`flow/run.sh`:
```
#!/bin/bash
# the make line also repeats each setting of config.mk as NAME=value (left out here)
make -C /OpenROAD-flow-scripts/flow DESIGN_CONFIG=/design/flow/config.mk WORK_HOME=/design/flow/orfs CLKGATE_MAP_FILE= finish
```
`flow/design.v`:
```
`timescale 1ns / 1ps
module accelerator (
    input  wire clk,
    input  wire rst_n,
    input  wire in_valid,
    input  wire [31:0] in_data,
    output wire in_ready,
    output wire out_valid,
    output wire [31:0] out_data,
    input  wire out_ready
);
parameter MAX_SHAPES = 8;
parameter MAX_REGION_W = 64;
parameter MAX_REGION_H = 64;
parameter MAX_SHAPE_CELLS = 16;
function integer clog2;
    input integer value;
    integer v;
    begin
        v = value - 1;
        for (clog2 = 0; v > 0; clog2 = clog2 + 1)
            v = v >> 1;
    end
endfunction
localparam integer SHAPE_IDX_W = clog2(MAX_SHAPES + 1);
localparam ST_IDLE        = 3'd0;
localparam ST_LOAD_SHAPES = 3'd1;
localparam ST_LOAD_REGION = 3'd2;
localparam ST_OUTPUT      = 3'd3;
reg [2:0] state;
reg [15:0] num_shapes;
reg [15:0] num_regions;
reg [15:0] regions_seen;
reg [31:0] regions_that_fit;
reg [7:0] shape_num_cells [0:MAX_SHAPES-1];
reg [SHAPE_IDX_W-1:0] shape_idx;
reg [1:0] shape_substate;  
reg [7:0] cells_remaining;
reg [15:0] region_w;
reg [15:0] region_h;
reg [7:0] region_q [0:MAX_SHAPES-1];
reg [1:0] region_substate;  
integer i;
wire accept = in_valid && in_ready;
wire shape_loading_done = (shape_idx >= num_shapes);
wire region_loading_done = (regions_seen >= num_regions);
assign in_ready =
    (state == ST_IDLE)        ? 1'b1 :
    (state == ST_LOAD_SHAPES) ? !shape_loading_done :
    (state == ST_LOAD_REGION) ? !region_loading_done :
    1'b0;  
assign out_valid = (state == ST_OUTPUT);
assign out_data  = regions_that_fit;
always @(posedge clk) begin
    if (!rst_n) begin
        state <= ST_IDLE;
        num_shapes <= 16'd0;
        num_regions <= 16'd0;
        regions_seen <= 16'd0;
        regions_that_fit <= 32'd0;
        shape_idx <= {SHAPE_IDX_W{1'b0}};
        shape_substate <= 2'd0;
        cells_remaining <= 8'd0;
        region_substate <= 2'd0;
        region_w <= 16'd0;
        region_h <= 16'd0;
        for (i = 0; i < MAX_SHAPES; i = i + 1) begin
            shape_num_cells[i] <= 8'd0;
            region_q[i] <= 8'd0;
        end
    end else begin
        case (state)
            ST_IDLE: begin
                if (accept) begin
                    num_shapes <= (in_data[15:0] > MAX_SHAPES) ? MAX_SHAPES : in_data[15:0];
                    num_regions <= in_data[31:16];
                    regions_seen <= 16'd0;
                    regions_that_fit <= 32'd0;
                    shape_idx <= {SHAPE_IDX_W{1'b0}};
                    shape_substate <= 2'd0;
                    cells_remaining <= 8'd0;
                    region_substate <= 2'd0;
                    state <= ST_LOAD_SHAPES;
                end
            end
            ST_LOAD_SHAPES: begin
                if (shape_idx >= num_shapes) begin
                    region_substate <= 2'd0;
                    state <= ST_LOAD_REGION;
                end else if (accept) begin
                    case (shape_substate)
                        2'd0: begin
                            shape_num_cells[shape_idx] <= in_data[23:16];
                            cells_remaining <= in_data[23:16];
                            if (in_data[23:16] == 0) begin
                                shape_idx <= shape_idx + 1'b1;
                                shape_substate <= 2'd0;
                            end else begin
                                shape_substate <= 2'd1;
                            end
                        end
                        2'd1: begin
                            if (cells_remaining <= 8'd4) begin
                                cells_remaining <= 8'd0;
                                shape_idx <= shape_idx + 1'b1;
                                shape_substate <= 2'd0;
                            end else begin
                                cells_remaining <= cells_remaining - 8'd4;
                                shape_substate <= 2'd1;
                            end
                        end
                        default: shape_substate <= 2'd0;
                    endcase
                end
            end
            ST_LOAD_REGION: begin
                if (regions_seen >= num_regions) begin
                    state <= ST_OUTPUT;
                end else if (accept) begin
                    case (region_substate)
                        2'd0: begin
                            region_w <= in_data[15:0];
                            region_h <= in_data[31:16];
                            for (i = 0; i < MAX_SHAPES; i = i + 1) begin
                                region_q[i] <= 8'd0;
                            end
                            region_substate <= 2'd1;
                        end
                        2'd1: begin
                            region_q[0] <= in_data[7:0];
                            if (MAX_SHAPES > 1) region_q[1] <= in_data[15:8];
                            if (MAX_SHAPES > 2) region_q[2] <= in_data[23:16];
                            if (MAX_SHAPES > 3) region_q[3] <= in_data[31:24];
                            region_substate <= 2'd2;
                        end
                        2'd2: begin
                            if (MAX_SHAPES > 4) region_q[4] <= in_data[7:0];
                            if (MAX_SHAPES > 5) region_q[5] <= in_data[15:8];
                            if (MAX_SHAPES > 6) region_q[6] <= in_data[23:16];
                            if (MAX_SHAPES > 7) region_q[7] <= in_data[31:24];
                            begin : area_calc_block
                                reg [31:0] ra;
                                reg [31:0] ta;
                                integer k;
                                ra = region_w * region_h;
                                ta = 32'd0;
                                for (k = 0; (k < MAX_SHAPES) && (k < 4); k = k + 1) begin
                                    ta = ta + (shape_num_cells[k] * region_q[k]);
                                end
                                if (MAX_SHAPES > 4) ta = ta + (shape_num_cells[4] * in_data[7:0]);
                                if (MAX_SHAPES > 5) ta = ta + (shape_num_cells[5] * in_data[15:8]);
                                if (MAX_SHAPES > 6) ta = ta + (shape_num_cells[6] * in_data[23:16]);
                                if (MAX_SHAPES > 7) ta = ta + (shape_num_cells[7] * in_data[31:24]);
                                if (ta <= ra) begin
                                    regions_that_fit <= regions_that_fit + 1'b1;
                                end
                            end
                            regions_seen <= regions_seen + 1'b1;
                            region_substate <= 2'd0;
                        end
                        default: region_substate <= 2'd0;
                    endcase
                end
            end
            ST_OUTPUT: begin
                if (out_valid && out_ready) begin
                    state <= ST_IDLE;
                end
            end
            default: state <= ST_IDLE;
        endcase
    end
end
endmodule
`timescale 1ns / 1ps
module day12_top #(
    parameter MAX_REGION_W = 64,
    parameter MAX_REGION_H = 64
) (
    input  wire clk,
    input  wire rst_n,
    input  wire in_valid,
    input  wire [31:0] in_data,
    output wire in_ready,
    output wire out_valid,
    output wire [31:0] out_data,
    input  wire out_ready
);
accelerator #(
    .MAX_REGION_W(MAX_REGION_W),
    .MAX_REGION_H(MAX_REGION_H)
) accel (
    .clk(clk),
    .rst_n(rst_n),
    .in_valid(in_valid),
    .in_data(in_data),
    .in_ready(in_ready),
    .out_valid(out_valid),
    .out_data(out_data),
    .out_ready(out_ready)
);
endmodule
```
`flow/constraint.sdc`:
```
create_clock -name core_clock -period 8.63 [get_ports {clk}]
set_input_delay 1.7260 -clock core_clock [delete_from_list [all_inputs] [get_ports {clk}]]
set_output_delay 1.7260 -clock core_clock [all_outputs]
set_load 0.01 [all_outputs]
```
`flow/config.mk`:
```
export PLATFORM = sky130hd
export DESIGN_NAME = day12_top
export DESIGN_NICKNAME = day12_top
export VERILOG_FILES = /design/flow/design.v
export SDC_FILE = /design/flow/constraint.sdc
export NUM_CORES = 4
export LEC_CHECK = 0
export ABC_AREA = 1
export CAP_MARGIN = 20
export CORE_ASPECT_RATIO = 0.88
export CORE_MARGIN = 2
export CORE_UTILIZATION = 72
export CTS_CLUSTER_DIAMETER = 364
export CTS_CLUSTER_SIZE = 14
export PLACE_DENSITY_LB_ADDON = 0.2
export SETUP_SLACK_MARGIN = 1.03
export SLEW_MARGIN = 20
```
==> results.txt, run 1 <==
fresh numbers from the pnr run: # nets final=around 7000, worst setup path endpoint=accel.regions_that_fit[24]$_SDFFE_PN0P_, Sequential Power Share=8.8%, EDFF count, synth=64, first-pass GRT wire length=185 mm, row cnt=81, Synth async-reset ratio=0%, syn_area_per_cell=7.36 um2, Critical Path Most Common Cell=nand2_1, Port Buffer Count=69, Ports=70, DRC=0, Final setup viols=32, largest power group=combinational logic, aoi share=about 7%, crit path from=in_data[1], mux share of post-synthesis cell area=0%, distinct lib cells=50, Post-Synth XOR/XNOR Area=4.71%, Synth top cell by count=inv_1, post-synth top area share=a little over a quarter, Core ar.=55700 um2, status=finished with violations, critical path depth=between 60 and 70, detailed-route via count=37000, Log Warnings=30, CTS root buf=clkbuf_16, worst r2r src=accel.shape_num_cells[3][2]$_SDFFCE_PN0P_, Slew Limit Headroom=28.4%, hold path endpoint=accel.num_shapes[11]$_SDFFE_PN0P_, Initial DRC Count=~3200, Slew @ Worst Pin=roughly 1.1 ns, post-synthesis sequential area ratio=12.8%, post-synth area from yosys stat=40700 um2, TritonCTS buffer count=20, Flops after synth=229, worst-path maximum fanout=7, First-pass DRT Iterations=6, synth warn=2, Ant. Diodes=0, yosys adder share=41.7%, fp_density=73.1%, Clock Sinks=roughly 230, gp weighted congestion=1.01, hold buffer count at cts=0, # Max-Cap Violations=0, Top FF cell, synth=dfxtp_1, post-route minimum period=11.93 ns, Yosys Instances=roughly 5500, Final Skew=approximately 0.028 ns, Slew Limit Fails=0, die area=58500 um2, Wirelength per Cell=17.3 um, hold path depth=2, slowest library cell on the worst path=fa_1, peak supply drop=approximately 1.1 mV, Syn Inst Count=5535, Longest Clk Path Bufs=3, leakage=27.5 nW, hold_sp=accel.num_shapes[11]$_SDFFE_PN0P_, die width=258 um, P_seq=1.19 mW, top cells by count=inv_1, nand2_1, fa_1, die height=227 um, initial antenna violation count=1, RSZ-0062 raised after global routing=yes, cell family with most CP delay=adder cells, Min-Delay Path Class=register to register, pwr/cell area=289 nW/um2, CP Buf/Inv Count=11, period utilization=138%, Net Sw Power=between 6 and 7 mW, Register-to-Register Path Depth=just under 60, largest net degree at the start of global routing=56, GR Overflow Total=0, synthesized area=40700 um2, # H-tree levels=1, violated checks=setup timing, fmax=0.0838 GHz, Vias per Instance=5.55, Final Non-Filler Cells=about 6700, Critical Path Start Type=input port, Synth Area in Simple Gates=about 19%, clock group share of total power=6.6%, clk pwr=897 uW, Sw Ratio=48.8%, total wire length=115 mm, DP HPWL=89.9 mm, Synth logic family=adder cells, Setup crit end kind=register, GRT Util Overall=39.4%, Clk pin slew, worst setup/hold paths=~0.07 ns, Fillers=3485, Required @ worst endpoint=9.11 ns, top cell type by total area after synthesis=fa_1, Antenna Nets Post-Route=0, Largest cells by area=fa_1, ha_1, inv_1, latest clock arrival within the worst-skew pair=0.57 ns, critical path class=input port to register, r2r setup slk=-2.67 ns, Gate Area=roughly 30000 um2, max incr delay on CP=just under 0.6 ns, placed insts=6594, Internal Pwr Total=6.95 mW, vias in the first global route=37700, combinational gate power=11.5 mW, crit path DAT=12.40 ns, Combinational Power Share=84.6%, Setup WS post-layout=-3.30 ns, reg-to-reg endpoint=accel.regions_that_fit[24]$_SDFFE_PN0P_, CTS tree=yes, dpl ws=-3.99 ns, area growth from synthesis to layout=15.1%, Reg area=approximately 5200 um2, count of final hold-check violations=0
[layout make-up]
class,instances,share of cell area (%)
Multi-Input combinational cell,3656,64.2
Inverter,1401,11.2
Sequential cell,229,11.1
Timing Repair Buffer,594,10.2
Tap cell,747,1.99
Clock buffer,29,1.14
Clock inverter,2,0.0881
[per-layer routing]
metal  up-vias  share of wire, %  track usage, %
met5         -                 0               0
met4         0               5.9            18.4
met3       461               9.0            5.70
met2      1780                47            66.9
met1     17500                39            50.3
li1      17300                 -               -
[metrics by stage]
step                      utilization [%]  area (um2)  total power, mW  hold slack [ns]  TNS [ns]
final                                84.1       46900             13.6            0.447   -104.10
after floorplan                         -       40900             7.08            0.419    -82.02
after detailed placement             81.2       45200             10.6            0.439   -126.25
after global placement               81.2       45200             10.4            0.433   -115.66
after global routing                 84.1       46900             14.6            0.463   -118.21
after CTS                            83.1       46300             12.1            0.449    -96.38
[timing repair]
item | 4_1_cts | 5_1_grt
buffers inserted | 18 | 12
pin swaps | 43 | 95
resized | 101 | 125
endpoints found under the setup margin | 32 | 32
cloned | 3 | 0
==> inputs of run 2 (changes only) <==
Settings changed: CELL_PAD_IN_SITES_DETAIL_PLACEMENT set to 1, CORE_ASPECT_RATIO 0.88 to not set, CORE_UTILIZATION 72 to 27, CTS_CLUSTER_DIAMETER 364 to not set, CTS_CLUSTER_SIZE 14 to not set, GPL_ROUTABILITY_DRIVEN set to 0, MAX_ROUTING_LAYER set to met5, PLACE_DENSITY_LB_ADDON 0.2 to 0.29, SETUP_SLACK_MARGIN 1.03 to not set, SLEW_MARGIN 20 to 40.
Clock period 8.63 ns to 21.8 ns, I/O delays scaled along.
==> run 2 against run 1 <==
Against the previous run:
- now clean on timing, DRC and antenna
- non-clock buffer count decreased by 492
- routed wire length grew 9.0%
- synthesized area unchanged
- synthesized cell count unchanged
- critical path type unchanged
- critical endpoint is now accel.regions_that_fit[8]$_SDFFE_PN0P_
- largest cell class unchanged
- highest routed layer is now met5
==> results.txt, run 2 <==
fresh numbers from the pnr run: DP HPWL=102 mm, Required @ worst endpoint=22.30 ns, detailed-route via count=34300, total wire length=roughly 130 mm, crit path from=in_data[3], GRT Util Overall=16.6%, # Max-Cap Violations=0, Critical Path Most Common Cell=nand2_1, power consumption=4.02 mW, row cnt=142, Post-Synth XOR/XNOR Area=4.71%, post-synth top area share=between 20% and 30%, die height=392 um, CP Buf/Inv Count=8, RSZ-0062 raised after global routing=no, largest net degree at the start of global routing=69, Slew Limit Fails=0, peak supply drop=0.311 mV, critical path depth=roughly 60, # nets final=6492, synthesized area=40700 um2, slowest library cell on the worst path=clkdlybuf4s50_1, hold buffer count at cts=0, worst r2r src=accel.region_q[3][2]$_SDFFE_PN0P_, Sequential Power Share=11.9%, DRC=0, reg-to-reg endpoint=accel.regions_that_fit[8]$_SDFFE_PN0P_, hold path depth=2, post_cts resized=0, Core ar.=150000 um2, Antenna Nets Post-Route=0, Wirelength per Cell=between 15 and 20 um, largest power group=combinational logic, Fillers=between 15000 and 20000, Synth top cell by count=inv_1, worst setup path endpoint=accel.regions_that_fit[8]$_SDFFE_PN0P_, CTS tree=yes, setup TNS=0 ns, Top FF cell, synth=dfxtp_1, first-pass GRT wire length=204 mm, fmax=0.0612 GHz, distinct lib cells=50, vias in the first global route=37600, die area=154000 um2, Critical Path Start Type=input port, Syn Inst Count=approximately 5500, Initial DRC Count=1527, hold_sp=accel.num_shapes[13]$_SDFFE_PN0P_, Final Skew=0.0194 ns, r2r setup slk=9.20 ns, Synth logic family=adder cells, Log Warnings=27, clock group share of total power=12.6%, Yosys Instances=5535, post-synth area from yosys stat=40700 um2, Min-Delay Path Class=register to register, Clock Sinks=229, aoi share=6.91%, CTS root buf=clkbuf_16, initial antenna violation count=5, Slew Limit Headroom=approximately 44%, count of final hold-check violations=0, leakage=25.1 nW, syn_area_per_cell=7.36 um2, Vias per Instance=4.60, Flops after synth=approximately 230, Slew @ Worst Pin=0.833 ns, top cells by count=inv_1, nand2_1, fa_1, post-CTS setup repair buffer count=0, Ports=70, cell family with most CP delay=adder cells, mux share of post-synthesis cell area=0%, synth warn=2, pwr/cell area=slightly above 90 nW/um2, post-route minimum period=16.33 ns, Clk pin slew, worst setup/hold paths=~0.060 ns, Sw Ratio=52.0%, Synth async-reset ratio=0%, Synth Area in Simple Gates=a little under a fifth, clk pwr=508 uW, # H-tree levels=1, status=timing/DRC/antenna clean, EDFF count, synth=64, Port Buffer Count=69, P_seq=479 uW, Internal Pwr Total=slightly below 2 mW, fp_density=27.2%, latest clock arrival within the worst-skew pair=0.59 ns, crit path DAT=16.83 ns, area growth from synthesis to layout=8.66%, top cell type by total area after synthesis=fa_1, worst-path maximum fanout=34, combinational gate power=a little over 3 mW, Register-to-Register Path Depth=roughly 59, Final setup viols=0, die width=392 um, hold path endpoint=accel.num_shapes[13]$_SDFFE_PN0P_, Largest cells by area=fa_1, ha_1, inv_1, Setup crit end kind=register, TritonCTS buffer count=28, First-pass DRT Iterations=5, Combinational Power Share=75.4%, max incr delay on CP=roughly 0.85 ns, Ant. Diodes=0, yosys adder share=41.7%, post-synthesis sequential area ratio=12.8%, critical path class=input port to register, GR Overflow Total=0, period utilization=74.9%, Net Sw Power=between 2 and 2.5 mW, Longest Clk Path Bufs=3
[run 2: stage by stage]
step	utilization, %	std cells	cell area [um2]	hold WS (ns)	worst slack, ns
6_report	29.6	7456	44300	0.447	5.47
5_1_grt	29.6	7456	44300	0.473	4.38
4_1_cts	29.5	7455	44200	0.448	5.46
3_5_place_dp	28.9	7403	43200	0.438	4.93
3_3_place_gp	28.9	7401	43200	0.432	5.28
2_1_floorplan	-	5536	40700	0.419	7.56
[run 2: layer usage]
metal  up-vias  global-route usage (%)  part of all wire [%]
li1      16300                       -                     -
met1     17300                    21.8                    46
met2       504                    29.2                    48
met3       160                    1.57                   3.4
met4         4                    3.96                   2.5
met5         -                       0                 0.019
[run 2: cell type report]
cell class | instances | area (um2) | area share, %
Sequential cell | 229 | 5250 | 11.9
Multi-Input combinational cell | 3656 | 29300 | 66.2
Tap cell | 2016 | 2520 | 5.70
Clock buffer | 37 | 818 | 1.85
Timing Repair Buffer | 102 | 933 | 2.11
Clock inverter | 15 | 180 | 0.407
Inverter | 1401 | 5270 | 11.9
==> inputs of run 3 (changes only) <==
Settings changed: CELL_PAD_IN_SITES_DETAIL_PLACEMENT 1 to not set, CORE_UTILIZATION 27 to 72, GPL_ROUTABILITY_DRIVEN 0 to not set, MAX_ROUTING_LAYER met5 to not set, PLACE_DENSITY_LB_ADDON 0.29 to 0.19, SETUP_SLACK_MARGIN set to 2.03, SLEW_MARGIN 40 to 20.
Clock period 21.8 ns to 7.85 ns, I/O delays scaled along.
==> run 3 against run 2 <==
Against the previous run:
- the layout now fails its checks (setup timing)
- clock skew grew 0.015 ns
- synthesized cell count stayed put
- die size decreased by 62%
- critical path type unchanged
- synthesized area unchanged
- critical endpoint is now accel.regions_that_fit[24]$_SDFFE_PN0P_
- sequential power grew to 2.7 times the previous value
- hold slack improved by 0.0023 ns
- non-clock buffer count grew 528
- setup slack got worse by 9.2 ns
- count of clock-buffer cells in the layout rose by 1
==> results.txt, run 3 <==
fresh numbers from the pnr run: DRC=0, mux share of post-synthesis cell area=0%, Final Skew=between 0.03 and 0.04 ns, Port Buffer Count=69, combinational gate power=12.5 mW, P_seq=approximately 1.3 mW, CP Buf/Inv Count=11, Core ar.=56200 um2, vias in the first global route=38400, pwr/cell area=319 nW/um2, cell family with most CP delay=adder cells, violated checks=setup timing, power consumption=around 15 mW, distinct lib cells=50, CTS root buf=clkbuf_16, r2r setup slk=-3.40 ns, Sequential Power Share=around 8.6%, row cnt=87, Synth async-reset ratio=0%, fmax=0.0867 GHz, largest power group=combinational logic, setup TNS=-113.67 ns, RSZ-0062 raised after global routing=yes, post-synth area from yosys stat=40700 um2, DP HPWL=92.2 mm, Ports=70, Clock Sinks=229, Log Warnings=30, die area=58500 um2, post-synthesis sequential area ratio=12.8%, Setup WS post-layout=-3.69 ns, synthesized area=~40000 um2, Largest cells by area=fa_1, ha_1, inv_1, hold path endpoint=accel.num_shapes[4]$_SDFFE_PN0P_, Slew Limit Fails=0, worst setup path endpoint=accel.regions_that_fit[24]$_SDFFE_PN0P_, Syn Inst Count=~5500, die width=242 um, critical path class=input port to register, Net Sw Power=7.27 mW, Sw Ratio=48.0%, Combinational Power Share=between 80% and 90%, GRT Util Overall=40.0%, Final setup viols=32, Register-to-Register Path Depth=about 55, top cell type by total area after synthesis=fa_1, Slew @ Worst Pin=about 1.2 ns, # Max-Cap Violations=0, total wire length=118 mm, hold path depth=2, first-pass GRT wire length=roughly 190 mm, aoi share=between 6 and 7%, Critical Path Most Common Cell=fa_1, Setup crit end kind=register, Vias per Instance=5.60, worst r2r src=accel.shape_num_cells[3][3]$_SDFFCE_PN0P_, crit path from=in_data[3], Min-Delay Path Class=register to register, clock group share of total power=a little under a tenth, Internal Pwr Total=7.87 mW, Longest Clk Path Bufs=3, GR Overflow Total=0, post-route minimum period=11.54 ns, post-synth top area share=about a quarter, count of final hold-check violations=0, Synth top cell by count=inv_1, leakage=~28 nW, Clk pin slew, worst setup/hold paths=around 0.06 ns, Post-Synth XOR/XNOR Area=4.71%, CTS tree=yes, Flops after synth=229, # nets final=7020, Initial DRC Count=3450, Antenna Nets Post-Route=0, EDFF count, synth=approximately 64, clk pwr=1.38 mW, detailed-route via count=37700, gp weighted congestion=0.988, fp_density=72.5%, period utilization=147%, Wirelength per Cell=17.6 um, yosys adder share=roughly two fifths, Synth logic family=adder cells, peak supply drop=~1.3 mV, Slew Limit Headroom=between 10% and 20%, max incr delay on CP=0.59 ns, top cells by count=inv_1, nand2_1, fa_1, Synth Area in Simple Gates=~19%, latest clock arrival within the worst-skew pair=0.63 ns, reg-to-reg endpoint=accel.regions_that_fit[24]$_SDFFE_PN0P_, critical path depth=roughly 55, die height=between 200 and 250 um, Yosys Instances=5535, synth warn=2, Top FF cell, synth=dfxtp_1, area growth from synthesis to layout=16.4%, initial antenna violation count=3, worst-path maximum fanout=8, Final Non-Filler Cells=6726, # H-tree levels=1, TritonCTS buffer count=28, status=finished with violations, slowest library cell on the worst path=fa_1, placed insts=6648, First-pass DRT Iterations=6, hold_sp=accel.num_shapes[4]$_SDFFE_PN0P_, largest net degree at the start of global routing=58, crit path DAT=12.09 ns, syn_area_per_cell=7.36 um2, Critical Path Start Type=input port, Required @ worst endpoint=between 8 and 9 ns
-- run 3: what timing repair did --
action / in CTS / in global routing
pin swaps: 45 / 61
gates cloned: 3 / 1
resized: 84 / 79
buffers inserted: 12 / 8
endpoints found under the hold margin: 0 / 0
hold buffers: 0 / 0
setup endpoints to repair: 32 / 32
-- run 3: through the flow --
step	area, um2	util [%]	hold slack, ns	setup WS (ns)
after detailed placement	45600	81.1	0.440	-4.62
after global placement	45600	81.1	0.431	-4.30
final	47400	84.4	0.450	-3.69
after global routing	47400	84.4	0.457	-4.07
after floorplan	40900	-	0.419	-3.19
after CTS	47000	83.6	0.449	-3.33
-- run 3: layer usage --
layer	up-vias	global-route usage (%)	wire, um
met3	608	7.30	11100
li1	17400	-	-
met2	1925	68.2	56300
met1	17800	47.2	42400
met4	2	23.8	8320
met5	-	0.327	29
-- run 3: layout make-up --
class / instances / area, um2
tap: 756 / 946
sequential: 229 / 5230
antenna: 2 / 5.00
inverter: 1401 / 5260
clock buffer: 38 / 791
timing repair buffer: 630 / 5040
multi-input combinational: 3656 / 30000
clock inverter: 14 / 168
fill: 3351 / 8760
==> inputs of run 4 (changes only) <==
Settings changed: ABC_AREA 1 to not set, CORE_UTILIZATION 72 to 23, PLACE_DENSITY_LB_ADDON 0.19 to not set, SETUP_SLACK_MARGIN 2.03 to not set.
Clock period 7.85 ns to 20.6 ns, I/O delays scaled along.
==> run 4 against run 3 <==
Against the previous run:
- total power down 74%
- clock skew is 0.0019 ns lower
- register-to-register slack better by 11 ns
- die size went up to 2.9 times the previous value
- routed wire length shrank 11%
- the run now finishes clean
- sequential power fell by 62%
- utilization is 59 points lower
- hold slack improved by 0.0036 ns
- clock power is 59% lower
- via count decreased by 22%
- final cell count down 2.1%
==> results.txt, run 4 <==
fresh numbers from the pnr run: status=timing/DRC/antenna clean, GRT Util Overall=between 10 and 15%, worst r2r src=accel.shape_num_cells[3][2]$_SDFFCE_PN0P_, fmax=0.0593 GHz, hold buffer count at cts=0, # H-tree levels=1, Ports=70, Flops after synth=229, Synth async-reset ratio=0%, period utilization=81.8%, Synth top cell by count=inv_1, fp_density=23.2%, worst setup path endpoint=accel.regions_that_fit[28]$_SDFFE_PN0P_, Slew Limit Headroom=32.1%, Core ar.=167000 um2, critical path depth=roughly 53, post-CTS setup repair buffer count=0, # nets final=about 5400, largest power group=combinational logic, mux share of post-synthesis cell area=less than 1%, first-pass GRT wire length=170 mm, Yosys Instances=4373, aoi share=between 10% and 20%, count of final hold-check violations=0, Longest Clk Path Bufs=3, hold path endpoint=accel.cells_remaining[1]$_SDFFE_PN0P_, latest clock arrival within the worst-skew pair=0.64 ns, die height=414 um, Antenna Nets Post-Route=0, DRC=0, Required @ worst endpoint=21.09 ns, Sequential Power Share=12.5%, top cells by count=inv_1, fa_1, and2_1, Wirelength per Cell=16.0 um, Largest cells by area=fa_1, ha_1, dfxtp_1, Log Warnings=27, CTS root buf=clkbuf_16, post-route minimum period=16.86 ns, Critical Path Most Common Cell=ha_1, Fillers=18000, detailed-route via count=29600, P_seq=498 uW, Top FF cell, synth=dfxtp_1, leakage=20.4 nW, Final Skew=0.0327 ns, EDFF count, synth=64, combinational gate power=2.94 mW, Initial DRC Count=~1600, initial antenna violation count=10, TritonCTS buffer count=30, Combinational Power Share=73.5%, syn_area_per_cell=8.85 um2, pwr/cell area=~93 nW/um2, yosys adder share=43.9%, worst-path maximum fanout=63, Critical Path Start Type=input port, reg-to-reg endpoint=accel.regions_that_fit[28]$_SDFFE_PN0P_, Port Buffer Count=69, cell family with most CP delay=adder cells, r2r setup slk=7.34 ns, synth warn=2, synthesized area=a little under 40000 um2, Synth Area in Simple Gates=between 10% and 20%, slowest library cell on the worst path=a2111oi_0, Post-Synth XOR/XNOR Area=4.35%, crit path from=in_data[2], post-synthesis sequential area ratio=13.5%, DP HPWL=83.2 mm, clock group share of total power=14.0%, CP Buf/Inv Count=8, peak supply drop=0.255 mV, setup TNS=0 ns, hold_sp=accel.cells_remaining[1]$_SDFFE_PN0P_, Clock Sinks=229, post_cts resized=0, max incr delay on CP=0.78 ns, final core utilization=25.7%, RSZ-0062 raised after global routing=no, gp weighted congestion=0.878, CTS tree=yes, largest net degree at the start of global routing=70, post-synth top area share=27.5%, # Max-Cap Violations=0, GR Overflow Total=0, Register-to-Register Path Depth=52, Sw Ratio=48.2%, Net Sw Power=between 1.5 and 2 mW, vias in the first global route=30900, die area=172000 um2, critical path class=input port to register, area growth from synthesis to layout=10.7%, First-pass DRT Iterations=5, Internal Pwr Total=between 2 and 2.5 mW, Synth logic family=adder cells, die width=roughly 410 um, Clk pin slew, worst setup/hold paths=0.06 ns, total wire length=105 mm, crit path DAT=between 15 and 20 ns, post-synth area from yosys stat=38700 um2, Vias per Instance=4.49, top cell type by total area after synthesis=fa_1, Min-Delay Path Class=register to register, row cnt=150, Slew Limit Fails=0, Setup crit end kind=register, Slew @ Worst Pin=0.992 ns, Final setup viols=0, clk pwr=560 uW, hold path depth=2, Syn Inst Count=4373, distinct lib cells=between 80 and 90
-- run 4: cell type report --
class                           count  area [um2]  share of cell area [%]
Antenna cell                        5        12.5                  0.0292
Clock buffer                       38         811                    1.89
Clock inverter                     18         230                   0.537
Inverter                          706        2650                    6.19
Multi-Input combinational cell   3279       30200                    70.5
Sequential cell                   229        5230                    12.2
Tap cell                         2204        2760                    6.44
Timing Repair Buffer              106         963                    2.25
-- run 4: stage by stage --
step	cell area [um2]	worst slack, ns	std cells	hold slack [ns]	total power [mW]
after global routing	42800	2.87	6585	0.470	4.38
after CTS	42800	3.86	6580	0.456	4.00
after floorplan	38700	5.28	4374	0.432	2.76
final	42800	3.74	6585	0.453	4.00
after detailed placement	41800	3.26	6524	0.448	3.41
after global placement	41800	3.44	6524	0.441	3.37
-- run 4: layer usage --
layer	track usage [%]	up-vias	wire length (um)
met5	0	-	0
met4	4.78	0	4360
met3	1.81	141	5750
met2	20.8	664	49000
met1	15.8	14800	46000
li1	-	14000	-
==> inputs of run 5 (changes only) <==
Settings changed: CORE_UTILIZATION 23 to 72, PLACE_DENSITY set to 0.79.
Clock period 20.6 ns to 8.99 ns, I/O delays scaled along.
==> run 5 against run 4 <==
Against the previous run:
- now fails the layout checks on setup timing
- die size fell by 68%
- non-clock buffer count rose by 478
- sequential share of layout area fell by 0.66 points
- largest power group unchanged
- global-route usage rose by 27 points
- via count rose by 11%
- utilization rose by 60 points
- total power rose to 3.1 times the previous value
- routed wire length rose by 2.9%
- setup slack got worse by 7.5 ns
==> results.txt, run 5 <==
fresh numbers from the pnr run: Combinational Power Share=roughly four fifths, Sw Ratio=44.5%, Ant. Diodes=0, latest clock arrival within the worst-skew pair=0.60 ns, worst-path maximum fanout=8, Longest Clk Path Bufs=3, global-route met3 utilization=7.51%, Ports=70, synthesized area=38700 um2, hold path endpoint=accel.cells_remaining[1]$_SDFFE_PN0P_, leakage=23.0 nW, initial antenna violation count=4, worst setup path endpoint=accel.regions_that_fit[2]$_SDFFE_PN0P_, Setup WS post-layout=-3.75 ns, DP HPWL=84.3 mm, vias in the first global route=34300, Slew Limit Fails=0, die area=roughly 56000 um2, Syn Inst Count=4373, yosys adder share=between 40% and 50%, # Max-Cap Violations=0, reg-to-reg endpoint=accel.regions_that_fit[2]$_SDFFE_PN0P_, Critical Path Most Common Cell=ha_1, grt peak-use layer=met2, largest net degree at the start of global routing=70, Yosys Instances=4373, peak supply drop=0.799 mV, gp weighted congestion=0.942, Post-DP Area=approximately 43000 um2, Critical Path Start Type=input port, synth warn=2, Top FF cell, synth=dfxtp_1, post-route minimum period=12.74 ns, Flops after synth=between 200 and 250, top cells by count=inv_1, fa_1, and2_1, Synth logic family=adder cells, Net Sw Power=5.48 mW, Initial DRC Count=2550, First-pass DRT Iterations=6, r2r setup slk=-3.24 ns, Final Non-Filler Cells=5535, Core ar.=52900 um2, fmax=just under 0.08 GHz, post-synth top area share=27.5%, Final Skew=between 0.03 and 0.04 ns, # H-tree levels=1, Clk pin slew, worst setup/hold paths=0.07 ns, Wirelength per Cell=roughly 20 um, pwr/cell area=272 nW/um2, row cnt=around 84, hold path depth=2, Required @ worst endpoint=9.50 ns, period utilization=142%, GRT Util Overall=39.3%, max incr delay on CP=~0.5 ns, post-synth area from yosys stat=about 39000 um2, Antenna Nets Post-Route=0, placed insts=between 5000 and 6000, Internal Pwr Total=6.83 mW, setup TNS=-118.35 ns, Slew Limit Headroom=27.6%, dpl ws=-4.66 ns, EDFF count, synth=approximately 64, largest power group=combinational logic, RSZ-0062 raised after global routing=yes, die height=roughly 240 um, met2 usage=64.3%, syn_area_per_cell=8.85 um2, Port Buffer Count=69, TritonCTS buffer count=27, area growth from synthesis to layout=17.1%, post-synthesis sequential area ratio=13.5%, Register-to-Register Path Depth=51, CTS tree=yes, Sequential Power Share=9.1%, total wire length=108 mm, Clock Sinks=229, Largest cells by area=fa_1, ha_1, dfxtp_1, fp_density=approximately 73%, detailed-route via count=32800, worst r2r src=accel.shape_num_cells[3][4]$_SDFFCE_PN0P_, Synth async-reset ratio=0%, clock group share of total power=under 10%, Setup crit end kind=register, combinational gate power=10.1 mW, Min-Delay Path Class=register to register, first-pass GRT wire length=around 170 mm, Synth top cell by count=inv_1, clk pwr=1.12 mW, top cell type by total area after synthesis=fa_1, critical path class=input port to register, # nets final=5901, Fillers=3135, met1 Use GR=52.8%, hold buffer count at cts=0, distinct lib cells=84, P_seq=1.12 mW, hold_sp=accel.cells_remaining[1]$_SDFFE_PN0P_, CTS root buf=clkbuf_16, post-route cell area=45300 um2, status=finished with violations, crit path DAT=between 10 and 15 ns, crit path from=in_data[2], critical path depth=between 50 and 60, Synth Area in Simple Gates=19.3%, die width=236 um, Hold Slack=0.456 ns, aoi share=10.3%, Vias per Instance=5.93, slowest library cell on the worst path=fa_1, mux share of post-synthesis cell area=0.0809%, GR Overflow Total=0, Slew @ Worst Pin=1.07 ns, CP Buf/Inv Count=13, Final setup viols=32, Log Warnings=30, count of final hold-check violations=0, violated checks=setup timing, Post-Synth XOR/XNOR Area=4.35%, DRC=0, cell family with most CP delay=adder cells
==> run 5: per-stage QoR <==
| step | power [mW] | util (%) |
|---|---|---|
| after detailed placement | 9.76 | 82.0 |
| after global placement | 9.55 | 82.0 |
| after CTS | 11.6 | 84.8 |
| final | 12.3 | 85.7 |
| after floorplan | 6.68 | - |
| after global routing | 13.2 | 85.7 |
==> run 5: routing by layer <==
| metal | share of wire [%] | vias to the layer above | routed length [um] |
|---|---|---|---|
| li1 | - | 15000 | - |
| met1 | 40 | 16100 | 43500 |
| met2 | 46 | 1438 | 49800 |
| met3 | 9.6 | 324 | 10400 |
| met4 | 4.1 | 4 | 4390 |
| met5 | 0.037 | - | 40 |
==> run 5: timing repair <==
item	in CTS	in global routing
cloned	5	2
setup endpoints to repair	32	32
setup buffers	27	8
resized	94	95
pin swaps	45	69
==> run 5: final cells by class <==
cell class	count	area, um2	share of cell area [%]
clock buffers	35	727	1.61
clock inverters	14	149	0.329
inverters	706	2650	5.86
multi-input cells	3279	30900	68.3
flip-flops and latches	229	5230	11.5
well taps	688	861	1.90
repair buffers	584	4760	10.5
==> inputs of run 6 (changes only) <==
Settings changed: ABC_AREA set to 1, PLACE_DENSITY 0.79 to not set, PLACE_DENSITY_LB_ADDON set to 0.2, SETUP_SLACK_MARGIN set to -0.18.
Clock period 8.99 ns to 11.4 ns, I/O delays scaled along.
==> run 6 against run 5 <==
Against the previous run:
- still fails the layout checks on setup timing
- global-route usage decreased by 1.6 points
- utilization shrank 6.1 points
- flip-flop count is the same
==> results.txt, run 6 <==
fresh numbers from the pnr run: # nets final=6684, Vias per Instance=5.54, row cnt=87, Slew Limit Fails=0, Final Skew=0.0543 ns, period utilization=107%, # Max-Cap Violations=0, leakage=roughly 26 nW, latest clock arrival within the worst-skew pair=0.62 ns, placed insts=6313, Flops after synth=229, Net Sw Power=4.83 mW, r2r setup slk=around 0.02 ns, aoi share=6.91%, First-pass DRT Iterations=6, yosys adder share=41.7%, TritonCTS buffer count=28, post-synth area from yosys stat=40700 um2, Longest Clk Path Bufs=3, combinational gate power=8.22 mW, dpl ws=-1.72 ns, area growth from synthesis to layout=9.69%, Slew @ Worst Pin=1.15 ns, Wirelength per Cell=17.1 um, cell family with most CP delay=adder cells, top cells by count=inv_1, nand2_1, fa_1, vias in the first global route=36300, Ports=70, clock group share of total power=a little under a tenth, count of final hold-check violations=0, detailed-route via count=about 35000, worst setup path endpoint=accel.regions_that_fit[29]$_SDFFE_PN0P_, die width=242 um, Port Buffer Count=slightly below 70, pwr/cell area=226 nW/um2, Final Non-Filler Cells=6390, post-route minimum period=12.16 ns, worst r2r src=accel.region_q[3][2]$_SDFFE_PN0P_, Clock Sinks=about 230, post-route cell area=44700 um2, Synth logic family=adder cells, top cell type by total area after synthesis=fa_1, GRT Util Overall=between 30% and 40%, Hold Slack=0.443 ns, hold path depth=2, fmax=0.0823 GHz, Largest cells by area=fa_1, ha_1, inv_1, GR Overflow Total=0, hold_sp=accel.num_shapes[11]$_SDFFE_PN0P_, crit path from=in_data[3], hold path endpoint=accel.num_shapes[11]$_SDFFE_PN0P_, reg-to-reg endpoint=accel.regions_that_fit[29]$_SDFFE_PN0P_, worst-path maximum fanout=8, hold buffer count at cts=0, # H-tree levels=1, syn_area_per_cell=7.36 um2, Setup crit end kind=register, DP HPWL=84.6 mm, die area=58500 um2, Register-to-Register Path Depth=roughly 61, Synth Area in Simple Gates=18.5%, Internal Pwr Total=5.26 mW, largest net degree at the start of global routing=90, die height=242 um, slowest library cell on the worst path=fa_1, post-synthesis sequential area ratio=12.8%, Antenna Nets Post-Route=0, clk pwr=approximately 950 uW, crit path DAT=approximately 13 ns, gp weighted congestion=roughly 0.97, first-pass GRT wire length=179 mm, Core ar.=~56000 um2, synthesized area=roughly 41000 um2, Combinational Power Share=approximately four fifths, Synth async-reset ratio=0%, critical path class=input port to register, distinct lib cells=50, Critical Path Most Common Cell=nand2_1, mux share of post-synthesis cell area=0%, Yosys Instances=5535, critical path depth=between 60 and 70, P_seq=slightly above 900 uW, Post-Synth XOR/XNOR Area=4.71%, max incr delay on CP=between 0.5 and 0.6 ns, status=finished with violations, Top FF cell, synth=dfxtp_1, Post-DP Area=43100 um2, synth warn=2, Sw Ratio=47.9%, Syn Inst Count=5535, Sequential Power Share=9.1%, fp_density=72.5%, Initial DRC Count=2646, CP Buf/Inv Count=16, Final setup viols=32, peak supply drop=0.957 mV, Clk pin slew, worst setup/hold paths=0.07 ns, Log Warnings=30, DRC=0, Setup WS post-layout=-0.755 ns, initial antenna violation count=1, total wire length=roughly 110 mm, violated checks=setup timing, Critical Path Start Type=input port, CTS root buf=clkbuf_16, Required @ worst endpoint=11.94 ns, CTS tree=yes, Min-Delay Path Class=register to register, largest power group=combinational logic, EDFF count, synth=about 64, Slew Limit Headroom=a little under a quarter, Synth top cell by count=inv_1, RSZ-0062 raised after global routing=yes, post-synth top area share=26.1%
[run 6: final cells by class]
| class | instances | area [um2] |
|---|---|---|
| multi-input combinational | 3656 | 29800 |
| timing repair buffer | 294 | 2450 |
| antenna | 2 | 5.00 |
| fill | 3952 | 11500 |
| inverter | 1401 | 5260 |
| tap | 756 | 946 |
| clock buffer | 28 | 701 |
| sequential | 229 | 5230 |
| clock inverter | 24 | 269 |
[run 6: timing repair]
action                     4_1_cts  5_1_grt
setup buffers                   16        7
gates cloned                     2        0
resized                         66       98
setup endpoints to repair       32       32
pin swaps                       33       55
hold endpoints to repair         0        0
[run 6: layer usage]
metal,vias up,GRT usage (%),wire length (um)
li1,16700,-,-
met5,-,0,0
met3,335,5.02,8880
met2,1536,64.6,52600
met4,0,17.8,5590
met1,16900,47.4,42100
[run 6: metrics by stage]
step | total power [mW] | TNS, ns | utilization [%]
6_report | 10.1 | -21.72 | 79.6
4_1_cts | 9.32 | -18.29 | 78.9
3_5_place_dp | 8.00 | -53.62 | 76.7
2_1_floorplan | 5.36 | -11.10 | -
5_1_grt | 11.0 | -39.43 | 79.6
3_3_place_gp | 7.84 | -46.72 | 76.7
==> inputs of run 7 (changes only) <==
Settings changed: CORE_ASPECT_RATIO set to 0.69, CORE_UTILIZATION 72 to 60, CTS_CLUSTER_DIAMETER set to 91, GPL_ROUTABILITY_DRIVEN set to 1, MAX_ROUTING_LAYER set to met4, PLACE_DENSITY_LB_ADDON 0.2 to not set, SETUP_SLACK_MARGIN -0.18 to 0.28.
Clock period 11.4 ns to 5.1 ns, I/O delays scaled along.
==> run 7 against run 6 <==
Against the previous run:
- the layout still fails its checks (setup timing)
- register-to-register slack worse by 5.9 ns
- via count up 3.8%
- die size rose by 20%
- global-route usage down 0.65 points
- combinational power up 130%
- critical path depth is 9 lower
- count of clock-buffer cells in the layout is 4 higher
- sequential share of layout area down 1.2 points
- hold slack improved by 0.0052 ns
==> results.txt, run 7 <==
fresh numbers from the pnr run: largest net degree at the start of global routing=75, Log Warnings=32, mux share of post-synthesis cell area=0%, largest power group=combinational logic, syn_area_per_cell=around 7.4 um2, vias in the first global route=35800, aoi share=6.91%, Sequential Power Share=8.6%, Post-Synth XOR/XNOR Area=approximately 4.7%, # H-tree levels=1, Synth logic family=adder cells, post-route minimum period=10.99 ns, crit path DAT=11.44 ns, Synth async-reset ratio=0%, combinational gate power=19.1 mW, first-pass GRT wire length=~200 mm, Final setup viols=32, die height=around 220 um, Register-to-Register Path Depth=around 55, Final Skew=0.0168 ns, post-synth top area share=26.1%, Yosys Instances=between 5000 and 6000, Port Buffer Count=69, row cnt=~79, DP HPWL=102 mm, Top FF cell, synth=dfxtp_1, die width=318 um, worst-path maximum fanout=7, # Max-Cap Violations=0, pwr/cell area=465 nW/um2, cell family with most CP delay=adder cells, top cell type by total area after synthesis=fa_1, Critical Path Most Common Cell=fa_1, area growth from synthesis to layout=22.4%, Longest Clk Path Bufs=3, RSZ-0062 raised after global routing=yes, worst r2r src=accel.shape_num_cells[3][5]$_SDFFCE_PN0P_, yosys adder share=41.7%, EDFF count, synth=64, Min-Delay Path Class=register to register, final core utilization=~74%, fmax=0.0910 GHz, synth warn=2, Setup crit end kind=register, GR Overflow Total=0, Clock Sinks=~230, fp_density=between 60% and 70%, Core ar.=67300 um2, Internal Pwr Total=12.4 mW, max incr delay on CP=0.58 ns, period utilization=215%, hold path endpoint=accel.num_shapes[8]$_SDFFE_PN0P_, violated checks=setup timing, Slew Limit Fails=0, Ports=70, crit path from=accel.shape_num_cells[3][5]$_SDFFCE_PN0P_, Combinational Power Share=82.2%, worst setup path endpoint=accel.regions_that_fit[26]$_SDFFE_PN0P_, count of final hold-check violations=0, First-pass DRT Iterations=6, Largest cells by area=fa_1, ha_1, inv_1, die area=between 70000 and 80000 um2, status=finished with violations, Slew Limit Headroom=18.1%, Initial DRC Count=3470, distinct lib cells=50, Wirelength per Cell=between 15 and 20 um, critical path class=register to register, hold buffer count at cts=0, Slew @ Worst Pin=approximately 1.2 ns, Critical Path Start Type=register, Flops after synth=229, clock group share of total power=9.2%, r2r setup slk=-5.89 ns, TritonCTS buffer count=27, Synth Area in Simple Gates=18.5%, GRT Util Overall=37.1%, gp weighted congestion=between 0.9 and 1, CTS tree=yes, Vias per Instance=5.19, CTS root buf=clkbuf_16, hold_sp=accel.num_shapes[8]$_SDFFE_PN0P_, Sw Ratio=46.3%, reg-to-reg endpoint=accel.regions_that_fit[26]$_SDFFE_PN0P_, Syn Inst Count=5535, detailed-route via count=around 37000, initial antenna violation count=4, latest clock arrival within the worst-skew pair=0.61 ns, hold path depth=2, # nets final=7241, peak supply drop=between 1.5 and 2 mV, clk pwr=2.13 mW, Net Sw Power=10.7 mW, critical path depth=55, Antenna Nets Post-Route=0, P_seq=1.98 mW, CP Buf/Inv Count=10, top cells by count=inv_1, nand2_1, fa_1, DRC=0, slowest library cell on the worst path=fa_1, Synth top cell by count=inv_1, total wire length=about 120 mm, Setup WS post-layout=-5.89 ns, post-synthesis sequential area ratio=12.8%, leakage=29.0 nW, post-synth area from yosys stat=40700 um2, Required @ worst endpoint=5.55 ns, synthesized area=40700 um2, Clk pin slew, worst setup/hold paths=0.06 ns, dpl ws=-6.99 ns
-- run 7: area by class of cell --
class                      count  area, um2
clock buffer                  32        747
tap                          891       1110
clock inverter                18        200
inverter                    1401       5260
timing repair buffer         849       6770
fill                        5458      17500
multi-input combinational   3659      30500
antenna                        4       10.0
sequential                   229       5230
-- run 7: repair_timing --
item / 4_1_cts / 5_1_grt
pin swaps: 87 / 93
resized: 127 / 142
hold endpoints to repair: 0 / 0
endpoints found under the setup margin: 32 / 32
cloned: 4 / 1
buffers inserted: 35 / 16
-- run 7: through the flow --
stage               total power, mW  TNS, ns  instances  hold slack [ns]  cell area, um2
floorplan                      12.0  -172.38       5536            0.419           40900
global placement               17.6  -215.46       6972            0.432           47200
detailed placement             17.7  -221.95       6972            0.437           47200
CTS                            20.7  -183.76       7061            0.447           49000
global route                   25.5  -201.55       7083            0.466           49900
finish                         23.2  -187.58       7083            0.448           49900
-- run 7: routing by layer --
metal  GRT usage (%)  part of all wire, %
met3            10.8                   11
met2            51.5                   40
met1            52.8                   46
met5               -                    0
met4            9.06                  2.8
==> inputs of run 8 (changes only) <==
Settings changed: ABC_AREA 1 to not set, CORE_ASPECT_RATIO 0.69 to not set, CORE_UTILIZATION 60 to 72, CTS_CLUSTER_DIAMETER 91 to not set, CTS_CLUSTER_SIZE set to 87, GPL_ROUTABILITY_DRIVEN 1 to not set, HOLD_SLACK_MARGIN set to -0.06, MAX_ROUTING_LAYER met4 to not set, PLACE_DENSITY set to 0.63, SETUP_SLACK_MARGIN 0.28 to not set, SLEW_MARGIN 20 to 30.
Clock period 5.1 ns to 8.82 ns, I/O delays scaled along.
==> run 8 against run 7 <==
Against the previous run:
- still fails the layout checks on setup timing
- final cell count shrank 22%
- count of clock-buffer cells in the layout rose by 2
- total power decreased by 47%
- critical path depth is 4 higher
- sequential share of layout area is 1.1 points higher
- die size shrank 21%
- largest cell class unchanged
- highest routed layer unchanged
==> results.txt, run 8 <==
fresh numbers from the pnr run: Slew Limit Headroom=33.5%, Core ar.=roughly 53000 um2, worst setup path endpoint=accel.regions_that_fit[3]$_SDFFE_PN0P_, reg-to-reg endpoint=accel.regions_that_fit[3]$_SDFFE_PN0P_, cell family with most CP delay=adder cells, post-synth top area share=about 28%, Combinational Power Share=80.3%, Critical Path Most Common Cell=ha_1, critical path depth=59, largest net degree at the start of global routing=70, vias in the first global route=34100, Critical Path Start Type=input port, distinct lib cells=84, die width=236 um, Vias per Instance=5.91, Setup WS post-layout=-3.87 ns, EDFF count, synth=64, CP Buf/Inv Count=11, period utilization=144%, worst-path maximum fanout=8, syn_area_per_cell=between 8 and 9 um2, post-synthesis sequential area ratio=13.5%, Synth async-reset ratio=0%, Top FF cell, synth=dfxtp_1, RSZ-0062 raised after global routing=yes, top cells by count=inv_1, fa_1, and2_1, Post-Synth XOR/XNOR Area=approximately 4.3%, Longest Clk Path Bufs=3, synth warn=2, row cnt=84, Log Warnings=32, critical path class=input port to register, violated checks=setup timing, largest power group=combinational logic, Hold Slack=0.456 ns, Synth logic family=adder cells, Synth top cell by count=inv_1, detailed-route via count=approximately 33000, Slew Limit Fails=0, clock group share of total power=10.5%, post-route minimum period=12.69 ns, worst r2r src=accel.shape_num_cells[3][4]$_SDFFCE_PN0P_, total wire length=107 mm, slowest library cell on the worst path=fa_1, hold path depth=2, post-synth area from yosys stat=38700 um2, CTS root buf=clkbuf_16, P_seq=1.14 mW, # H-tree levels=1, gp weighted congestion=0.995, placed insts=5461, fmax=0.0788 GHz, synthesized area=just under 40000 um2, status=finished with violations, CTS tree=yes, TritonCTS buffer count=28, Syn Inst Count=4373, Port Buffer Count=69, Sequential Power Share=9.2%, die height=236 um, Clock Sinks=229, Internal Pwr Total=just under 7 mW, Initial DRC Count=2489, hold_sp=accel.num_regions[3]$_SDFFE_PN0P_, leakage=23.0 nW, DRC=0, Final setup viols=32, Slew @ Worst Pin=0.989 ns, max incr delay on CP=between 0.5 and 0.6 ns, pwr/cell area=274 nW/um2, First-pass DRT Iterations=5, top cell type by total area after synthesis=fa_1, Clk pin slew, worst setup/hold paths=about 0.060 ns, aoi share=slightly above 10%, dpl ws=-4.68 ns, peak supply drop=0.882 mV, first-pass GRT wire length=approximately 170 mm, latest clock arrival within the worst-skew pair=0.62 ns, hold path endpoint=accel.num_regions[3]$_SDFFE_PN0P_, combinational gate power=9.95 mW, count of final hold-check violations=0, Register-to-Register Path Depth=53, # Max-Cap Violations=0, Largest cells by area=fa_1, ha_1, dfxtp_1, clk pwr=about 1.3 mW, DP HPWL=between 80 and 90 mm, Min-Delay Path Class=register to register, Net Sw Power=5.45 mW, Setup crit end kind=register, yosys adder share=43.9%, initial antenna violation count=5, die area=55600 um2, r2r setup slk=-3.30 ns, Yosys Instances=between 4000 and 5000, Final Skew=0.0337 ns, Synth Area in Simple Gates=about a fifth, hold buffer count at cts=0, crit path DAT=13.17 ns, Antenna Nets Post-Route=0, final core utilization=a little under nine tenths, area growth from synthesis to layout=16.9%, GRT Util Overall=about two fifths, crit path from=in_data[2], # nets final=5903, mux share of post-synthesis cell area=less than 1%, Required @ worst endpoint=around 9.3 ns, Flops after synth=between 200 and 250, fp_density=73.2%, Ports=roughly 70, Sw Ratio=44.0%, GR Overflow Total=0, Final Non-Filler Cells=5544, Wirelength per Cell=19.4 um
-- run 8: final cells by class --
| class | count | area, um2 |
|---|---|---|
| multi-input cells | 3279 | 30700 |
| clock buffers | 34 | 764 |
| fillers | 3141 | 7640 |
| diodes | 5 | 12.5 |
| inverters | 706 | 2650 |
| flip-flops and latches | 229 | 5230 |
| well taps | 688 | 861 |
| clock inverters | 18 | 250 |
| repair buffers | 585 | 4750 |
-- run 8: per-stage QoR --
step | total power, mW | area, um2 | setup TNS [ns]
final | 12.4 | 45200 | -122.24
after global routing | 13.4 | 45200 | -139.90
after CTS | 11.7 | 44900 | -120.53
after detailed placement | 9.90 | 43500 | -149.30
after global placement | 9.64 | 43500 | -142.09
after floorplan | 6.81 | 38800 | -114.17
-- run 8: layer usage --
metal	up-vias	GRT usage [%]	wire length (um)
met2	1336	63.9	49500
met1	16100	52.2	42800
met4	0	15.6	4660
met3	304	7.08	10300
met5	-	0	0
li1	15000	-	-
-- run 8: timing repair --
action | 4_1_cts | 5_1_grt
setup endpoints to repair | 32 | 32
pin swaps | 40 | 44
buffers inserted | 15 | 7
gates resized | 70 | 71
cloned | 5 | 1
==> inputs of run 9 (changes only) <==
Settings changed: ABC_AREA set to 0, CELL_PAD_IN_SITES_DETAIL_PLACEMENT set to 1, CORE_ASPECT_RATIO set to 0.69, CORE_MARGIN 2 to 5, CORE_UTILIZATION 72 to 56, CTS_CLUSTER_DIAMETER set to 91, CTS_CLUSTER_SIZE 87 to not set, GPL_ROUTABILITY_DRIVEN set to 1, HOLD_SLACK_MARGIN -0.06 to 0.08, MAX_ROUTING_LAYER set to met5, PLACE_DENSITY 0.63 to 0.68, SETUP_SLACK_MARGIN set to 0.38, SLEW_MARGIN 30 to 35, TNS_END_PERCENT set to 55.
Clock period 8.82 ns to 7.98 ns, I/O delays scaled along.
==> run 9 against run 8 <==
Against the previous run:
- the flow now stops in global routing (5_1_grt)
- die size increased by 34%
- synthesized cell count is the same
- synthesized area stayed put
==> results.txt, run 9 <==
run metrics: Longest Clk Path Bufs=3, distinct lib cells=84, post-synth top area share=27.5%, die area=74500 um2, EDFF count, synth=~64, Core ar.=68800 um2, syn_area_per_cell=approximately 8.8 um2, Top FF cell, synth=dfxtp_1, die width=326 um, Synth Area in Simple Gates=19.3%, row cnt=80, Synth logic family=adder cells, top cells by count=inv_1, fa_1, and2_1, Yosys Instances=4373, fp_density=56.3%, hold buffer count at cts=0, DP HPWL=132 mm, gp weighted congestion=0.947, placed insts=5773, Exit stage=global routing (5_1_grt), yosys adder share=about 44%, top cell type by total area after synthesis=fa_1, Port Buffer Count=between 60 and 70, Clock Sinks=approximately 230, # H-tree levels=1, CTS root buf=clkbuf_16, synthesized area=38700 um2, mux share of post-synthesis cell area=less than 1%, Post-Synth XOR/XNOR Area=4.35%, Synth top cell by count=inv_1, Ports=70, GR Overflow Total=16, First Err=[ERROR GRT-0232] Routing congestion too high. Check the congestion heatmap in the GUI., die height=228 um, aoi share=10.3%, Largest cells by area=fa_1, ha_1, dfxtp_1, status=stopped before the end, dpl ws=-6.23 ns, post-synth area from yosys stat=38700 um2, GRT Util Overall=78.5%, TritonCTS buffer count=28, Flops after synth=229, Synth async-reset ratio=0%, synth warn=2, post-synthesis sequential area ratio=between 10% and 20%, Syn Inst Count=~4400
-- run 9: layer usage --
metal	global-route usage, %	GRT overflow
met5	56.5	1
met4	78.3	8
met3	70.6	4
met2	90.0	3
met1	75.8	0
-- run 9: repair_timing --
action | 4_1_cts
setup buffers | 29
cloned | 6
hold endpoints to repair | 0
pin swaps | 91
endpoints found under the setup margin | 32
resized | 168
-- run 9: through the flow --
step | hold WS (ns) | total power, mW | cell area, um2
floorplan | 0.432 | 7.53 | 38800
CTS | 0.466 | 15.6 | 46500
global placement | 0.439 | 10.7 | 44500
detailed placement | 0.458 | 11.9 | 44500
==> inputs of run 10 (changes only) <==
Settings changed: ABC_AREA 0 to 1, CELL_PAD_IN_SITES_DETAIL_PLACEMENT 1 to not set, CELL_PAD_IN_SITES_GLOBAL_PLACEMENT set to 1, CORE_ASPECT_RATIO 0.69 to not set, CORE_MARGIN 5 to 7, CORE_UTILIZATION 56 to 40, CTS_CLUSTER_DIAMETER 91 to not set, GPL_ROUTABILITY_DRIVEN 1 to not set, GPL_TIMING_DRIVEN set to 1, HOLD_SLACK_MARGIN 0.08 to not set, MAX_ROUTING_LAYER met5 to not set, MIN_ROUTING_LAYER set to met2, PLACE_DENSITY 0.68 to not set, SETUP_SLACK_MARGIN 0.38 to -0.31, SLEW_MARGIN 35 to 20, TNS_END_PERCENT 55 to not set.
Clock period 7.98 ns to 16.8 ns, I/O delays scaled along.
==> run 10 against run 9 <==
Against the previous run:
- the run now finishes clean
- die size up 49%
- synthesized cell count up 27%
- synthesized area up 5.3%
==> results.txt, run 10 <==
fresh numbers from the pnr run: Sequential Power Share=11.8%, area growth from synthesis to layout=7.08%, hold buffer count at cts=0, Antenna Nets Post-Route=0, largest power group=combinational logic, pwr/cell area=121 nW/um2, Setup crit end kind=register, synth warn=2, CTS root buf=clkbuf_16, clock group share of total power=15.1%, fp_density=between 40% and 50%, max incr delay on CP=around 0.75 ns, leakage=25.1 nW, post-CTS setup repair buffer count=0, worst r2r src=accel.region_q[3][2]$_SDFFE_PN0P_, Flops after synth=229, reg-to-reg endpoint=accel.regions_that_fit[27]$_SDFFE_PN0P_, post_cts resized=0, Post-Synth XOR/XNOR Area=4.71%, Final Non-Filler Cells=between 6000 and 7000, post-route minimum period=15.16 ns, Fillers=~11000, combinational gate power=3.86 mW, aoi share=6.91%, # H-tree levels=2, cell family with most CP delay=adder cells, top cell type by total area after synthesis=fa_1, Required @ worst endpoint=17.23 ns, Register-to-Register Path Depth=57, Combinational Power Share=about three quarters, Final setup viols=0, peak supply drop=0.418 mV, Top FF cell, synth=dfxtp_1, Ports=70, Slew Limit Fails=0, crit path from=in_data[3], distinct lib cells=50, CTS tree=yes, status=timing/DRC/antenna clean, r2r setup slk=4.55 ns, # Max-Cap Violations=0, Clk pin slew, worst setup/hold paths=0.07 ns, total wire length=130 mm, die area=111000 um2, die width=333 um, hold path depth=2, Reg area=5230 um2, worst setup path endpoint=accel.regions_that_fit[27]$_SDFFE_PN0P_, worst-path maximum fanout=34, Clock Sinks=229, crit path DAT=~16 ns, First-pass DRT Iterations=8, gp weighted congestion=0.933, Slew Limit Headroom=about a fifth, fmax=0.0660 GHz, detailed-route via count=approximately 46000, Sw Ratio=51.5%, Synth async-reset ratio=0%, mux share of post-synthesis cell area=0%, Final Skew=0.0356 ns, Yosys Instances=5535, period utilization=about nine tenths, Net Sw Power=2.72 mW, count of final hold-check violations=0, Wirelength per Cell=around 19 um, hold_sp=accel.num_shapes[4]$_SDFFE_PN0P_, largest net degree at the start of global routing=approximately 66, post-route cell area=43600 um2, latest clock arrival within the worst-skew pair=roughly 0.60 ns, GR Overflow Total=0, Min-Delay Path Class=register to register, Syn Inst Count=approximately 5500, post-synthesis sequential area ratio=12.8%, Port Buffer Count=about 69, yosys adder share=41.7%, Longest Clk Path Bufs=3, first-pass GRT wire length=201 mm, Core ar.=101000 um2, DRC=0, CP Buf/Inv Count=10, TritonCTS buffer count=35, P_seq=slightly above 600 uW, Synth logic family=adder cells, Internal Pwr Total=2.56 mW, Post-DP Area=42400 um2, Synth Area in Simple Gates=18.5%, critical path class=input port to register, # nets final=6497, GRT Util Overall=34.8%, Critical Path Start Type=input port, vias in the first global route=51700, synthesized area=just over 40000 um2, Vias per Instance=6.77, slowest library cell on the worst path=clkdlybuf4s50_1, DP HPWL=about 100 mm, post-synth area from yosys stat=40700 um2, post-synth top area share=26.1%, Initial DRC Count=5982, Slew @ Worst Pin=between 1 and 1.5 ns, Synth top cell by count=inv_1, die height=333 um, clk pwr=about 800 uW, row cnt=around 120, RSZ-0062 raised after global routing=no, syn_area_per_cell=7.36 um2, Gate Area=29300 um2, EDFF count, synth=64, hold path endpoint=accel.num_shapes[4]$_SDFFE_PN0P_, initial antenna violation count=0, Largest cells by area=fa_1, ha_1, inv_1, critical path depth=roughly 54, Log Warnings=27, placed insts=6742, setup TNS=0 ns, top cells by count=inv_1, nand2_1, fa_1
==> run 10: area by class of cell <==
cell class                      count  area share [%]
Antenna cell                        6          0.0344
Clock buffer                       43            2.25
Clock inverter                     21           0.508
Inverter                         1401            12.1
Multi-Input combinational cell   3656            67.1
Sequential cell                   229            12.0
Tap cell                         1357            3.89
Timing Repair Buffer              100            2.14
==> run 10: metal layers <==
| layer | part of all wire, % | GRT usage [%] |
|---|---|---|
| met1 | 0 | - |
| met2 | 51 | 41.1 |
| met3 | 43 | 50.3 |
| met4 | 6.5 | 3.52 |
| met5 | 0.32 | 6.51 |
==> run 10: metrics by stage <==
stage	total power [mW]	worst slack [ns]	util [%]	hold slack, ns
after floorplan	3.53	3.56	-	0.419
after global placement	4.39	1.32	42.1	0.432
after detailed placement	4.36	1.26	42.1	0.437
after CTS	5.19	1.84	43.3	0.447
after global routing	5.98	0.705	43.4	0.460
final	5.28	1.64	43.4	0.442
==> inputs of run 11 (changes only) <==
Settings changed: CELL_PAD_IN_SITES_GLOBAL_PLACEMENT 1 to 2, CORE_ASPECT_RATIO set to 1.53, CORE_MARGIN 7 to 9, CORE_UTILIZATION 40 to 57, CTS_CLUSTER_SIZE set to 69, GPL_TIMING_DRIVEN 1 to 0, HOLD_SLACK_MARGIN set to -0.07, MIN_ROUTING_LAYER met2 to not set, PLACE_DENSITY set to 0.64, SETUP_SLACK_MARGIN -0.31 to not set, SLEW_MARGIN 20 to 35, TNS_END_PERCENT set to 35.
Clock period 16.8 ns to 18.7 ns, I/O delays scaled along.
==> run 11 against run 10 <==
Against the previous run:
- the flow now stops in global placement without I/O (3_1_place_gp_skip_io)
- synthesized cell count unchanged
- synthesized area unchanged
- die size decreased by 26%
==> results.txt, run 11 <==
run metrics: Largest cells by area=fa_1, ha_1, inv_1, synth warn=2, die width=234 um, Synth top cell by count=inv_1, die area=81600 um2, Synth Area in Simple Gates=18.5%, Yosys Instances=5535, distinct lib cells=50, post-synth top area share=26.1%, Syn Inst Count=5535, die height=roughly 350 um, Post-Synth XOR/XNOR Area=4.71%, Flops after synth=229, fp_density=57.9%, Synth async-reset ratio=0%, syn_area_per_cell=7.36 um2, EDFF count, synth=64, post-synth area from yosys stat=40700 um2, status=stopped before the end, post-synthesis sequential area ratio=around an eighth, synthesized area=40700 um2, row cnt=120, Synth logic family=adder cells, top cells by count=inv_1, nand2_1, fa_1, Top FF cell, synth=dfxtp_1, mux share of post-synthesis cell area=0%, First Err=[ERROR GPL-0301] Utilization 106.263 % exceeds 100%., yosys adder share=a little over two fifths, aoi share=6.91%, top cell type by total area after synthesis=fa_1, Exit stage=global placement without I/O (3_1_place_gp_skip_io), Core ar.=70400 um2
No activity file was given, so power comes from the tool's default toggle rates.
